// ipod_player
module ipod_player(
    input  logic        clk,
    input  logic        reset,
    input  logic [7:0]  kbd_ascii,
    input  logic        speed_up,
    input  logic        speed_down,
    input  logic        speed_reset,
    input  logic        direction,
    input  logic [31:0] flash_readdata,
    input  logic        flash_readdatavalid,
    output logic        flash_read,
    output logic [3:0]  flash_byteenable,
    output logic [22:0] flash_address,
    output logic [15:0] audio_data,
    output logic        sample_clk
);
Size: roughly 170 flip-flops.
clock: 67.2 ns
lec_check: 0
cap_margin: 20
core_margin: 2
core_utilization: 57
slew_margin: 20
run.sh (not shown) runs the stock make flow with config.mk's settings and CLKGATE_MAP_FILE=.
The starting point ended with an error in global routing (5_1_grt) with GRT-0232.
Change:
--- a/flow/config.mk
+++ b/flow/config.mk
@@ -10 +10,2 @@
-export CORE_UTILIZATION = 57
+export CORE_UTILIZATION = 40
+export HOLD_SLACK_MARGIN = 0.21
@@ -11,0 +13 @@
+export TNS_END_PERCENT = 15
==> flow/constraint.sdc (replaced) <==
create_clock -name core_clock -period 100.0 [get_ports {clk}]
set_input_delay 20.0000 -clock core_clock [delete_from_list [all_inputs] [get_ports {clk}]]
set_output_delay 20.0000 -clock core_clock [all_outputs]
set_load 0.01 [all_outputs]
Outcome:
- Now the flow finished clean
- synthesized area does not change
- die size grows by 42%
- synthesized cell count is unchanged
Change:
--- a/flow/config.mk
+++ b/flow/config.mk
@@ -9 +9 @@
-export CORE_MARGIN = 2
+export CORE_MARGIN = 9
@@ -11 +11,4 @@
-export HOLD_SLACK_MARGIN = 0.21
+export CTS_CLUSTER_DIAMETER = 391
+export CTS_CLUSTER_SIZE = 15
+export PLACE_DENSITY_LB_ADDON = 0.02
+export SETUP_SLACK_MARGIN = -1.34
@@ -13 +15,0 @@
-export TNS_END_PERCENT = 15
=> The changed run completed without violations. Wire length came out higher by 6.6%. Final cell count barely changes. Via count fell by 1.5%. Maximum frequency drops by 1.0%. Hold slack hardly moves. Worst setup slack is worse by 0.98 ns. Global-route usage fell by 0.23 points. Utilization goes up by 0.39 points.
Change:
==> flow/config.mk (replaced) <==
export PLATFORM = sky130hd
export DESIGN_NAME = ipod_player
export DESIGN_NICKNAME = ipod_player
export VERILOG_FILES = /design/flow/design.v
export SDC_FILE = /design/flow/constraint.sdc
export NUM_CORES = 4
export LEC_CHECK = 0
export CAP_MARGIN = 5
export CORE_ASPECT_RATIO = 0.5
export CORE_MARGIN = 9
export CORE_UTILIZATION = 60
export PLACE_DENSITY_LB_ADDON = 0.01
export SETUP_SLACK_MARGIN = -2.0
export SLEW_MARGIN = 20
export TNS_END_PERCENT = 100
=> The new run completed with no timing, DRC or antenna violations. Critical path depth drops by 14. Final cell count drops by 6.4%. Count of clock-buffer cells in the layout is unchanged. Fmax barely changes. Via count climbs by 0.53%. Non-clock buffer count drops by 77. Synthesized area stays the same. Routed wire length drops by 14%.
Change:
--- a/flow/config.mk
+++ b/flow/config.mk
@@ -8,5 +8,3 @@
-export CAP_MARGIN = 5
-export CORE_ASPECT_RATIO = 0.5
-export CORE_MARGIN = 9
-export CORE_UTILIZATION = 60
-export PLACE_DENSITY_LB_ADDON = 0.01
+export CAP_MARGIN = 20
+export CORE_MARGIN = 2
+export CORE_UTILIZATION = 40
@@ -15 +12,0 @@
-export TNS_END_PERCENT = 100
==> flow/constraint.sdc (replaced) <==
create_clock -name core_clock -period 93.1 [get_ports {clk}]
set_input_delay 18.6200 -clock core_clock [delete_from_list [all_inputs] [get_ports {clk}]]
set_output_delay 18.6200 -clock core_clock [all_outputs]
set_load 0.01 [all_outputs]
What happened:
- The changed run finished clean
- register-to-register slack is worse by 0.43 ns
- worst hold slack gets better by 0.018 ns
- global-route usage went down by 5.8 points
- cell area rose by 14%
- worst setup slack degrades by 0.43 ns
- synthesized area does not change
- clock-buffer cell count rises by 1
- die size went up by 37%
- sequential share of layout area falls by 0.70 points


Starting RTL as in the previous note.
## ipod_player
module ipod_player(
    input  logic        clk,
    input  logic        reset,
    input  logic [7:0]  kbd_ascii,
    input  logic        speed_up,
    input  logic        speed_down,
    input  logic        speed_reset,
    input  logic        direction,
    input  logic [31:0] flash_readdata,
    input  logic        flash_readdatavalid,
    output logic        flash_read,
    output logic [3:0]  flash_byteenable,
    output logic [22:0] flash_address,
    output logic [15:0] audio_data,
    output logic        sample_clk
);
logic D,B,E,F,R;
logic [1:0] state2;
logic idle;
logic [6:0] state;
logic [15:0] out;
logic [22:0] nextaddress;
logic [22:0] currentaddress;
logic newclock1;
logic newclock1_q;
logic addr_en;
logic [31:0] d1;
logic resetcounter1;
logic [31:0] prevaddvalue;
logic [31:0] addvalue;
logic edgeclock1;
keyintegration speedcontrol(.clk(clk),.rst(reset),.addvalue(addvalue),.prevaddvalue(prevaddvalue),.keys({speed_reset,speed_up,speed_down}));
flipflop #(32) addvalueff (.clk(clk), .rst(reset), .d(addvalue), .q(prevaddvalue));
clockdiv div1 (.d(d1),.desiredfreq(32'd22000+addvalue),.clk(clk),.rst(reset),.reset(resetcounter1),.newclock(newclock1));
counter counter1 (.clk(clk), .rst(reset), .reset(resetcounter1), .Q(d1));
  ...
Settings: LEC_CHECK=0, CAP_MARGIN=20, CORE_MARGIN=2, CORE_UTILIZATION=59, SLEW_MARGIN=20; clock period 67.0 ns.
The baseline did not get past 5_1_grt (GRT-0116).
Edit:
--- a/flow/config.mk
+++ b/flow/config.mk
@@ -7,5 +7,7 @@
 export LEC_CHECK = 0
 export CAP_MARGIN = 20
-export CORE_MARGIN = 2
-export CORE_UTILIZATION = 59
+export CORE_MARGIN = 9
+export CORE_UTILIZATION = 51
+export PLACE_DENSITY_LB_ADDON = 0.01
+export SETUP_SLACK_MARGIN = -2.0
 export SLEW_MARGIN = 20
==> flow/constraint.sdc (replaced) <==
create_clock -name core_clock -period 100.0 [get_ports {clk}]
set_input_delay 20.0000 -clock core_clock [delete_from_list [all_inputs] [get_ports {clk}]]
set_output_delay 20.0000 -clock core_clock [all_outputs]
set_load 0.01 [all_outputs]
Outcome: The new run went through all stages and came out clean. Area after synthesis is unchanged. Die size went up by 24%. Synthesized cell count stays the same.
Edit:
--- a/flow/config.mk
+++ b/flow/config.mk
@@ -7,7 +7,11 @@
 export LEC_CHECK = 0
 export CAP_MARGIN = 20
-export CORE_MARGIN = 9
-export CORE_UTILIZATION = 51
-export PLACE_DENSITY_LB_ADDON = 0.01
-export SETUP_SLACK_MARGIN = -2.0
+export CORE_MARGIN = 2
+export CORE_UTILIZATION = 40
+export CTS_CLUSTER_DIAMETER = 391
+export CTS_CLUSTER_SIZE = 100
+export GPL_TIMING_DRIVEN = 0
+export PLACE_DENSITY = 0.61
+export SETUP_SLACK_MARGIN = 1.44
 export SLEW_MARGIN = 20
+export TNS_END_PERCENT = 15
First-iteration DRC count is higher by 36%; setup slack gets better by 750 ps; non-clock buffer count is higher by 305; design area increases by 4.6%; die size climbs by 18%; via count rises by about 6%; synthesized cell count stays the same; global-route usage climbs by 1.8 points.
